==> v27: inputs <==
==> flow/design.v <==
module cpu_design (reset, clock, write_read, M_address, M_data_in, M_data_out,overflow,status);
input reset,clock;
input[7:0] M_data_in;
output reg write_read,overflow;
output reg [7:0] M_data_out;
output reg[11:0] M_address;
reg[15:0] IR;
reg[7:0] MDR;
reg[11:0] MAR,PC;
reg [7:0]R0;
reg [7:0]R1;
reg [7:0]R2;
reg [7:0]R3;
reg [7:0]A;
reg [8:0]F;
output reg[2:0] status;
parameter idle=4'b0000, load=4'b0001, move=4'b0010, add=4'b0011, sub=4'b0100, AND=4'b0101;
parameter OR=4'b0110, XOR=4'b0111, shrp=4'b1000, shlp=4'b1001, swap=4'b1010, jmp=4'b1011;
parameter jz=4'b1100, read=4'b1101, write=4'b1110, stop=4'b1111; 
always@(*)  
begin
	if((reset==1)&&(status==3)&&(IR[15:12]==write)) 
		write_read=1'b1; 
	else
		write_read=1'b0; 
	M_address=MAR;
	M_data_out=MDR;
	overflow=F[8]^F[7];
 end
always @(negedge clock or negedge reset) 
begin
	if(reset==1'b0)
	begin
		MAR<=12'b000000000000;
		status<=3'b000; 
	end
	else  
		case (status)
			3'b000: begin
						status<=3'b001;
						MAR<=PC;
						case(IR[9:8])
							2'b00: A<=R0;
							2'b01: A<=R1;
							2'b10: A<=R2;
							2'b11: A<=R3;
						endcase
					end
			3'b001: begin
						if(IR[15:12]==stop)status<=1;
						else if (IR[15:12]==swap|| (IR[15:12]==jmp)|| IR[15:12]==jz || IR[15:12]==read || IR[15:12]==write) 
							status<=3'b010;
						else
							status<=3'b000;
					end
			3'b010:begin 
						if(IR[15:12]==swap)
							status <= 3'b000;
						else if ((IR[15:12]==jmp)||(IR[15:12]==read)||(IR[15:12]==write))
						begin
							MAR <= IR[11:0];
							status <= 3'b011;
						end
						else if((IR[15:12]==jz)&& (R0[7:0] == 8'b0000_0000)) 
						begin
							MAR <= IR[11:0];
							status <= 3'b011;
						end
						else
						begin
							MAR <= PC;
							status <= 3'b011;
						end
					end
			3'b011:begin
						if((IR[15:12]==write) || (IR[15:12]==read))
						begin
							MAR<=PC;
							status<=3'b100;
						end
						else
							status<=3'b000;
					 end
			3'b100:begin
						status<=3'b000;
					 end
			default:status<=3'b000;
		endcase
end
always@(posedge clock or negedge reset) 
begin
	if(reset==1'b0) 
	begin
		IR<=16'h0000;
		PC<=12'b000000000000;
		MDR<=8'b00000000;
		R0<=8'b00000000;
		R1<=8'b00000000;
		R2<=8'b00000000;
		F=9'b000000000;
		R3<=8'b00000000; 
	end
	else
	begin
		case (status)
			3'b000: begin
						IR[15:8]<=M_data_in;
						IR[7:0]<=8'b00000000; 
						PC<=PC+12'b000000000001; 
					end  
			3'b001: begin  
						case(IR[15:12]) 
							load: R0<={4'b0000,IR[11:8]}; 
							swap:begin
									case(IR[11:10])
										2'b00:begin
													case(IR[9:8])
														2'b00:R0<=R0;
														2'b01:R1<=R0;
														2'b10:R2<=R0;
														2'b11:R3<=R0;
													endcase
												end
										2'b01:begin
													case(IR[9:8])
														2'b00:R0<=R1;
														2'b01:R1<=R1;
														2'b10:R2<=R1;
														2'b11:R3<=R1;
													endcase
												end
										2'b10:begin
													case(IR[9:8])
														2'b00:R0<=R2;
														2'b01:R1<=R2;
														2'b10:R2<=R2;
														2'b11:R3<=R2;
													endcase
												end
										2'b11:begin
													case(IR[9:8])
														2'b00:R0<=R3;
														2'b01:R1<=R3;
														2'b10:R2<=R3;
														2'b11:R3<=R3;
													endcase
												end
									endcase
								  end
							shlp:begin 
									case(IR[11:10]) 
										2'b00:R0<=R0<<1;
										2'b01:R1<=R1<<1;
										2'b10:R2<=R2<<1;
										2'b11:R3<=R3<<1;
									endcase
								  end
							shrp:begin
									case(IR[11:10]) 
										2'b00:R0<=R0>>1;
										2'b01:R1<=R1>>1;
										2'b10:R2<=R2>>1;
										2'b11:R3<=R3>>1;
									endcase
								  end
							add:begin
									case(IR[11:10])
										2'b00:begin
													F=A+R0;
													R0<=F[7:0];
												end
										2'b01:begin
													F=A+R1;
													R1<=F[7:0];
												end
										2'b10:begin
													F=A+R2;
													R2<=F[7:0];
												end
										2'b11:begin
													F=A+R3;
													R3<=F[7:0];
												end
									endcase
								 end
							sub:begin
									case(IR[11:10])
										2'b00:begin
													F=R0-A;
													R0<=F[7:0];
												end
										2'b01:begin
													F=R1-A;
													R1<=F[7:0];
												end
										2'b10:begin
													F=R2-A;
													R2<=F[7:0];
												end
										2'b11:begin
													F=R3-A;
													R3<=F[7:0];
												end
									endcase
								 end
							move:begin
										case(IR[11:10])
											2'b00:R0<=A;
											2'b01:R1<=A;
											2'b10:R2<=A;
											2'b11:R3<=A;
										endcase
								  end
							AND:begin
									case(IR[11:10])
										2'b00:R0=R0 & A;
										2'b01:R1=R1 & A;
										2'b10:R2=R2 & A;
										2'b11:R3=R3 & A;
									endcase
								 end
							OR:begin
									case(IR[11:10])
										2'b00:R0=R0 | A;
										2'b01:R1=R1 | A;
										2'b10:R2=R2 | A;
										2'b11:R3=R3 | A;
									endcase
								end
							XOR:begin
									case(IR[11:10])
										2'b00:R0=R0 ^ A;
										2'b01:R1=R1 ^ A;
										2'b10:R2=R2 ^ A;
										2'b11:R3=R3 ^ A;
									endcase
								 end
							default:;
						endcase
					end 
			3'b010:begin
						case(IR[15:12])
							swap:begin
									case(IR[11:10])
										2'b00:R0<=A;
										2'b01:R1<=A;
										2'b10:R2<=A;
										2'b11:R3<=A;
									endcase
								  end
							read:begin
									IR[7:0]<=M_data_in;
									PC<=PC+12'b000000000001;
								  end
							write:begin
										IR[7:0]<=M_data_in;
										PC<=PC+12'b000000000001;
										MDR<=R0;
									end
							jmp:begin
									IR[7:0]<=M_data_in;
									PC<=PC+12'b000000000001;
								 end
							jz:begin
									IR[7:0]<=M_data_in;
									PC<=PC+12'b000000000001;
								end
						endcase
					 end
			3'b011:begin
						case(IR[15:12])
							jmp:begin
										PC<=IR[11:0];
									end
							jz:begin
									if(R0==8'b00000000)
										PC<=IR[11:0];
								end
							read:begin
									R0<=M_data_in;
								end
							default:;
						endcase
					 end
			3'b100:begin
					 end
			default:; 
		endcase
	end
end 
endmodule
==> flow/run.sh <==
#!/bin/bash
# the make line also repeats each setting of config.mk as NAME=value (left out here)
make -C /OpenROAD-flow-scripts/flow DESIGN_CONFIG=/design/flow/config.mk WORK_HOME=/design/flow/orfs CLKGATE_MAP_FILE= finish
==> flow/config.mk <==
export PLATFORM = sky130hd
export DESIGN_NAME = cpu_design
export DESIGN_NICKNAME = cpu_design
export VERILOG_FILES = /design/flow/design.v
export SDC_FILE = /design/flow/constraint.sdc
export NUM_CORES = 4
export LEC_CHECK = 0
export ABC_AREA = 1
export CAP_MARGIN = 20
export CORE_MARGIN = 2
export CORE_UTILIZATION = 66
export CTS_CLUSTER_DIAMETER = 247
export CTS_CLUSTER_SIZE = 99
export PLACE_DENSITY = 0.38
export SLEW_MARGIN = 20
export TNS_END_PERCENT = 20
==> flow/constraint.sdc <==
create_clock -name core_clock -period 4.27 [get_ports {clock}]
set_input_delay 0.8540 -clock core_clock [delete_from_list [all_inputs] [get_ports {clock}]]
set_output_delay 0.8540 -clock core_clock [all_outputs]
set_load 0.01 [all_outputs]
==> v19 (differences from v27) <==
- ABC_AREA: 1 -> default
- CORE_UTILIZATION: 66 -> 24
- CTS_CLUSTER_DIAMETER: 247 -> default
- CTS_CLUSTER_SIZE: 99 -> default
- PLACE_DENSITY: 0.38 -> default
- TNS_END_PERCENT: 20 -> default
==> flow/constraint.sdc (replaced) <==
create_clock -name core_clock -period 9.75 [get_ports {clock}]
set_input_delay 1.9500 -clock core_clock [delete_from_list [all_inputs] [get_ports {clock}]]
set_output_delay 1.9500 -clock core_clock [all_outputs]
set_load 0.01 [all_outputs]
==> qor summary <==
|  | v19 | v27 |
|---|---|---|
| Max Fanout on Critical Path | 10 | 7 |
| Dominant cell by count in the synthesized netlist | sky130_fd_sc_hd__a21oi_1 | sky130_fd_sc_hd__nand2_1 |
| DP Worst Slack | 1.24 ns | -0.174 ns |
| Post-layout instance area | 12100 sq um | 14000 sq um |
| Actual transition at the worst max-transition pin | 1.24 ns | 1.26 ns |
| Stage-log warning count | 107 | 112 |
| Status | finished clean | complete, but fails checks |
| Layout check failures | - | negative setup slack |
| Largest type area fraction | 0.161 | 0.183 |
| Cell depth of the worst flop-to-flop path | 8 | 15 |
| Total buffers and inverters traversed by the critical path | 1 | 4 |
| Share of final layout cell area taken by non-clock buffers | 0.0520 | 0.127 |
| Mux frac, synth | 0.0880 | 0 |
| Via count normalized by instance count | 5.74 | 6.81 |
| GRT Resource Usage Total | 0.181 | 0.524 |

* * *

==> willow: inputs <==
RTL: the design.v shown in full above, as it stands there.
clock: 4.02 ns
lec_check: 0
cap_margin: 20
core_aspect_ratio: 0.72
core_margin: 2
core_utilization: 72
cts_cluster_diameter: 376
cts_cluster_size: 100
place_density: 0.37
slew_margin: 20
tns_end_percent: 45
run.sh (not shown) runs the stock make flow with config.mk's settings and CLKGATE_MAP_FILE=.
==> inputs of delta, as changes to willow <==
==> flow/config.mk (replaced) <==
export PLATFORM = sky130hd
export DESIGN_NAME = cpu_design
export DESIGN_NICKNAME = cpu_design
export VERILOG_FILES = /design/flow/design.v
export SDC_FILE = /design/flow/constraint.sdc
export NUM_CORES = 4
export LEC_CHECK = 0
export ABC_AREA = 1
export CAP_MARGIN = 20
export CELL_PAD_IN_SITES_GLOBAL_PLACEMENT = 1
export CORE_MARGIN = 2
export CORE_UTILIZATION = 58
export CTS_CLUSTER_DIAMETER = 60
export CTS_CLUSTER_SIZE = 61
export GPL_ROUTABILITY_DRIVEN = 0
export GPL_TIMING_DRIVEN = 1
export MAX_ROUTING_LAYER = met4
export SLEW_MARGIN = 20
==> flow/constraint.sdc (replaced) <==
create_clock -name core_clock -period 7.26 [get_ports {clock}]
set_input_delay 1.4520 -clock core_clock [delete_from_list [all_inputs] [get_ports {clock}]]
set_output_delay 1.4520 -clock core_clock [all_outputs]
set_load 0.01 [all_outputs]
==> results <==
| quantity | delta | willow |
|---|---|---|
| Placement Cell Area | 11,590 µm² | 12,790 µm² |
| Detailed placer's ending HPWL | 31.55 mm | 33.62 mm |
| Rows | 50 | 38 |
| Max-area cell share | 18.26% | 16.09% |
| Syn_area_per_cell | 6.143 µm² | 7.919 µm² |
| Multiplexer fraction of the synthesized cell area | 0% | 8.803% |
| Synthesis area per yosys | 11,060 µm² | 10,890 µm² |
| Post-synth seq share | 21.41% | 21.74% |
| Basic Gates by Area | 37.29% | 17.09% |
| Adder and majority cell fraction of the synthesized area | 13.56% | 13.77% |
| Chip Width | 142.1 µm | 148.9 µm |
| Area of the core | 18,710 µm² | 14,930 µm² |
| Run status | finished clean | stopped before the end |
| Stage where the flow stopped | - | global routing (5_1_grt) |
| Pre-Place Util | 59.12% | 72.93% |
| Die outline area | 20,190 µm² | 16,140 µm² |
| Post-CTS setup buffer count | 0 | 18 |
| Tally of unique sky130hd cells used after synthesis | 51 | 93 |
